// cpu
module cpu#(
  parameter CLOCK_HZ = 27_000_000
) (
  input  rst,
  input  clk,
  input  irq,
  output dmem_ren,  
  output dmem_wen,  
  output dmem_byt,  
  output [14-1:0] dmem_addr,
  input  [15:0] dmem_rdata,  
  output [15:0] dmem_wdata,  
  output pmem_wenh, pmem_wenl,
  output [14-1:0] pmem_addr,
  input  [17:0] pmem_rdata,  
  output [17:0] pmem_wdata   
);
Settings: LEC_CHECK=0, CAP_MARGIN=10, CELL_PAD_IN_SITES_DETAIL_PLACEMENT=2, CORE_ASPECT_RATIO=1.0, CORE_MARGIN=8, CORE_UTILIZATION=41, GPL_ROUTABILITY_DRIVEN=0, MAX_ROUTING_LAYER=met4, PLACE_DENSITY_LB_ADDON=0.09, SLEW_MARGIN=20, TNS_END_PERCENT=80; clock period 17.4 ns.
run.sh (not shown) runs the stock make flow with config.mk's settings and CLKGATE_MAP_FILE=.
The first run passed the timing, design-rule and antenna checks.
Then changed:
CAP_MARGIN = 20   (was 10)
CELL_PAD_IN_SITES_DETAIL_PLACEMENT = default   (was 2)
CORE_ASPECT_RATIO = default   (was 1.0)
CORE_MARGIN = 2   (was 8)
CORE_UTILIZATION = 57   (was 41)
GPL_ROUTABILITY_DRIVEN = default   (was 0)
MAX_ROUTING_LAYER = default   (was met4)
PLACE_DENSITY_LB_ADDON = default   (was 0.09)
TNS_END_PERCENT = default   (was 80)
clock period = 5.22 ns   (was 17.4 ns; I/O delays follow)
Result: The changed run produced a layout that fails on setup timing. Wire length falls by 11%. Utilization rises by 28 points. Die area falls by 33%. Area after synthesis does not change. Count of clock-buffer cells in the layout falls by 9. Worst hold slack gets better by 0.044 ns. Clock skew rises by 0.0066 ns. Total power rises to 4.0 times its value. Final area rises by 17%. Global-route usage rises by 8.4 points. Clock power rises to 3.0 times its value.
Then changed:
CELL_PAD_IN_SITES_DETAIL_PLACEMENT = 2   (was default)
CORE_UTILIZATION = 49   (was 57)
GPL_ROUTABILITY_DRIVEN = 0   (was default)
GPL_TIMING_DRIVEN = 0   (was default)
HOLD_SLACK_MARGIN = 0.09   (was default)
MIN_ROUTING_LAYER = met2   (was default)
PLACE_DENSITY = 0.46   (was default)
SETUP_SLACK_MARGIN = 3.14   (was default)
clock period = 11.5 ns   (was 5.22 ns; I/O delays follow)
The changed run did not get past detailed placement (3_5_place_dp) (DPL-0033).
Die size is higher by 16%.
Area after synthesis stays the same.
Synthesized cell count stays the same.
Then changed:
CELL_PAD_IN_SITES_DETAIL_PLACEMENT = default   (was 2)
CORE_UTILIZATION = 17   (was 49)
GPL_ROUTABILITY_DRIVEN = default   (was 0)
GPL_TIMING_DRIVEN = default   (was 0)
HOLD_SLACK_MARGIN = default   (was 0.09)
MIN_ROUTING_LAYER = default   (was met2)
PLACE_DENSITY = default   (was 0.46)
SETUP_SLACK_MARGIN = default   (was 3.14)
clock period = 13.7 ns   (was 11.5 ns; I/O delays follow)
Effect: With this change the flow passed the timing, design-rule and antenna checks. Synthesized cell count stays the same. Die area rises to 2.8 times its value. Area after synthesis does not change.
Then changed:
CAP_MARGIN = 10   (was 20)
CELL_PAD_IN_SITES_DETAIL_PLACEMENT = 0   (was default)
CORE_ASPECT_RATIO = 1.0   (was default)
CORE_UTILIZATION = 70   (was 17)
CTS_CLUSTER_DIAMETER = 333   (was default)
GPL_ROUTABILITY_DRIVEN = 1   (was default)
HOLD_SLACK_MARGIN = -0.08   (was default)
MAX_ROUTING_LAYER = met4   (was default)
SETUP_SLACK_MARGIN = 2.22   (was default)
TNS_END_PERCENT = 80   (was default)
clock period = 9.0 ns   (was 13.7 ns; I/O delays follow)
Now the flow finished with setup timing left.
Core utilization climbs by 66 points.
Design area climbs by 3.4%.
Clock-buffer cell count drops by 13.
Hold slack gains 0.034 ns.
Total power climbs by 110%.
Sequential power climbs by 56%.
Area after synthesis does not change.
Non-clock buffer count climbs by 392.
Worst setup slack loses 2.0 ns.

---

Setup of v6:
Starting RTL as in the previous note.
make LEC_CHECK=0 CAP_MARGIN=20 CELL_PAD_IN_SITES_DETAIL_PLACEMENT=1 CORE_MARGIN=2 CORE_UTILIZATION=49 GPL_TIMING_DRIVEN=0 SLEW_MARGIN=20 finish   # period 11.5 ns
v6: complete, dirty (setup timing)
Changes in v7 relative to v6:
diff --git a/flow/config.mk b/flow/config.mk
--- a/flow/config.mk
+++ b/flow/config.mk
@@ -7,7 +7,6 @@
 export LEC_CHECK = 0
 export CAP_MARGIN = 20
-export CELL_PAD_IN_SITES_DETAIL_PLACEMENT = 1
 export CORE_MARGIN = 2
-export CORE_UTILIZATION = 49
-export GPL_TIMING_DRIVEN = 0
+export CORE_UTILIZATION = 53
+export CTS_CLUSTER_SIZE = 94
 export SLEW_MARGIN = 20
==> flow/constraint.sdc <==
create_clock -name core_clock -period 10.3 [get_ports {clk}]
set_input_delay 2.0600 -clock core_clock [delete_from_list [all_inputs] [get_ports {clk}]]
set_output_delay 2.0600 -clock core_clock [all_outputs]
set_load 0.01 [all_outputs]
- Row wire length on met1: v7 lower / v6 higher
- v7 has more setup slack than v6.
- Of v6 and v7, not a single run came through the flow clean.
- Re combinational share of power: v7 is 1.9 points down on v6.
- On critical path data arrival time, the higher figure sits with v6, not v7.
- In the final reports, the cell area of v7 is smaller than that of v6.
- Worst relative slew slack ended up 11 points higher on v7 than on v6.
- Relative to v6, the met3 demand-to-capacity share in global routing of v7 is lower by 3.8 points.
- Internal power of the cells, v6 and v7: lower on v6
- Total power for v7 is lower than for v6.
- When v7 is measured against v6, its post-layout net count turns out 178 lower.
- Going from v6 to v7, die outline area shrank by a little under 10%.

---

Starting RTL as in the previous note.
export LEC_CHECK = 0
export CAP_MARGIN = 15
export CORE_MARGIN = 2
export CORE_UTILIZATION = 70
export CTS_CLUSTER_DIAMETER = 36
export CTS_CLUSTER_SIZE = 35
export PLACE_DENSITY = 0.65
export SETUP_SLACK_MARGIN = 1.75
export SLEW_MARGIN = 20
create_clock -name core_clock -period 6.24 [get_ports {clk}]
The first run died in 5_1_grt.
Edit:
Settings changed: CAP_MARGIN 15 to 10, CELL_PAD_IN_SITES_DETAIL_PLACEMENT from default to 1, CELL_PAD_IN_SITES_GLOBAL_PLACEMENT from default to 1, CORE_ASPECT_RATIO from default to 1.0, CORE_MARGIN 2 to 8, CORE_UTILIZATION 70 to 41, CTS_CLUSTER_DIAMETER 36 to default, CTS_CLUSTER_SIZE 35 to default, GPL_ROUTABILITY_DRIVEN from default to 0, HOLD_SLACK_MARGIN from default to -0.05, MAX_ROUTING_LAYER from default to met4, PLACE_DENSITY 0.65 to default, PLACE_DENSITY_LB_ADDON from default to 0.09, SETUP_SLACK_MARGIN 1.75 to default, SLEW_MARGIN 20 to 25, TNS_END_PERCENT from default to 40.
Clock period 6.24 ns to 17.4 ns, I/O delays scaled along.
After rerunning:
- Now the flow produced a clean layout
- area after synthesis is unchanged
- synthesized cell count does not change
- die size went up by 83%

---

cpu again, from the RTL that the note above started with.
// cpu
module cpu#(
  parameter CLOCK_HZ = 27_000_000
) (
  input  rst,
  input  clk,
  input  irq,
  output dmem_ren,  
  output dmem_wen,  
  output dmem_byt,  
  output [14-1:0] dmem_addr,
  input  [15:0] dmem_rdata,  
  output [15:0] dmem_wdata,  
  output pmem_wenh, pmem_wenl,
  output [14-1:0] pmem_addr,
  input  [17:0] pmem_rdata,  
  output [17:0] pmem_wdata   
);
make LEC_CHECK=0 ABC_AREA=1 CAP_MARGIN=25 CELL_PAD_IN_SITES_GLOBAL_PLACEMENT=1 CORE_MARGIN=9 CORE_UTILIZATION=66 CTS_CLUSTER_DIAMETER=309 GPL_ROUTABILITY_DRIVEN=0 MAX_ROUTING_LAYER=met4 PLACE_DENSITY_LB_ADDON=0.2 SLEW_MARGIN=25 finish   # period 11.5 ns
The first run died in 3_1_place_gp_skip_io on FLW-0024.
Next try:
Settings changed: ABC_AREA 1 to unset, CAP_MARGIN 25 to 20, CELL_PAD_IN_SITES_DETAIL_PLACEMENT set to 2, CORE_MARGIN 9 to 4, CORE_UTILIZATION 66 to 36, CTS_CLUSTER_DIAMETER 309 to unset, GPL_ROUTABILITY_DRIVEN 0 to unset, PLACE_DENSITY_LB_ADDON 0.2 to 0.18, SETUP_SLACK_MARGIN set to 0.86.
Clock period 11.5 ns to 10.6 ns, I/O delays scaled along.
Result: Now the flow completed, yet does not pass: negative setup slack. Synthesized area went down by 1.8%. Die area is higher by 64%. Synthesized cell count is lower by 14%.
Next try:
Settings changed: CELL_PAD_IN_SITES_DETAIL_PLACEMENT 2 to unset, CELL_PAD_IN_SITES_GLOBAL_PLACEMENT 1 to unset, CORE_MARGIN 4 to 2, CORE_UTILIZATION 36 to 40, MAX_ROUTING_LAYER met4 to unset, PLACE_DENSITY_LB_ADDON 0.18 to unset, SETUP_SLACK_MARGIN 0.86 to 0.68, SLEW_MARGIN 25 to 20.
Clock period 10.6 ns to 11.2 ns, I/O delays scaled along.
=> The new run went through all stages and came out clean; non-clock buffer count drops by 61; setup slack gains 0.57 ns; total power drops by 11%; clock-buffer cell count drops by 6; cell area drops by 2.8%; global-route usage drops by 3.1 points; sequential share of layout area climbs by 0.91 points; routed wire length drops by 21%; clock power drops by about 12%; sequential power drops by about 7%; sequential cell count is unchanged.
Power and IR drop assume default switching activity.
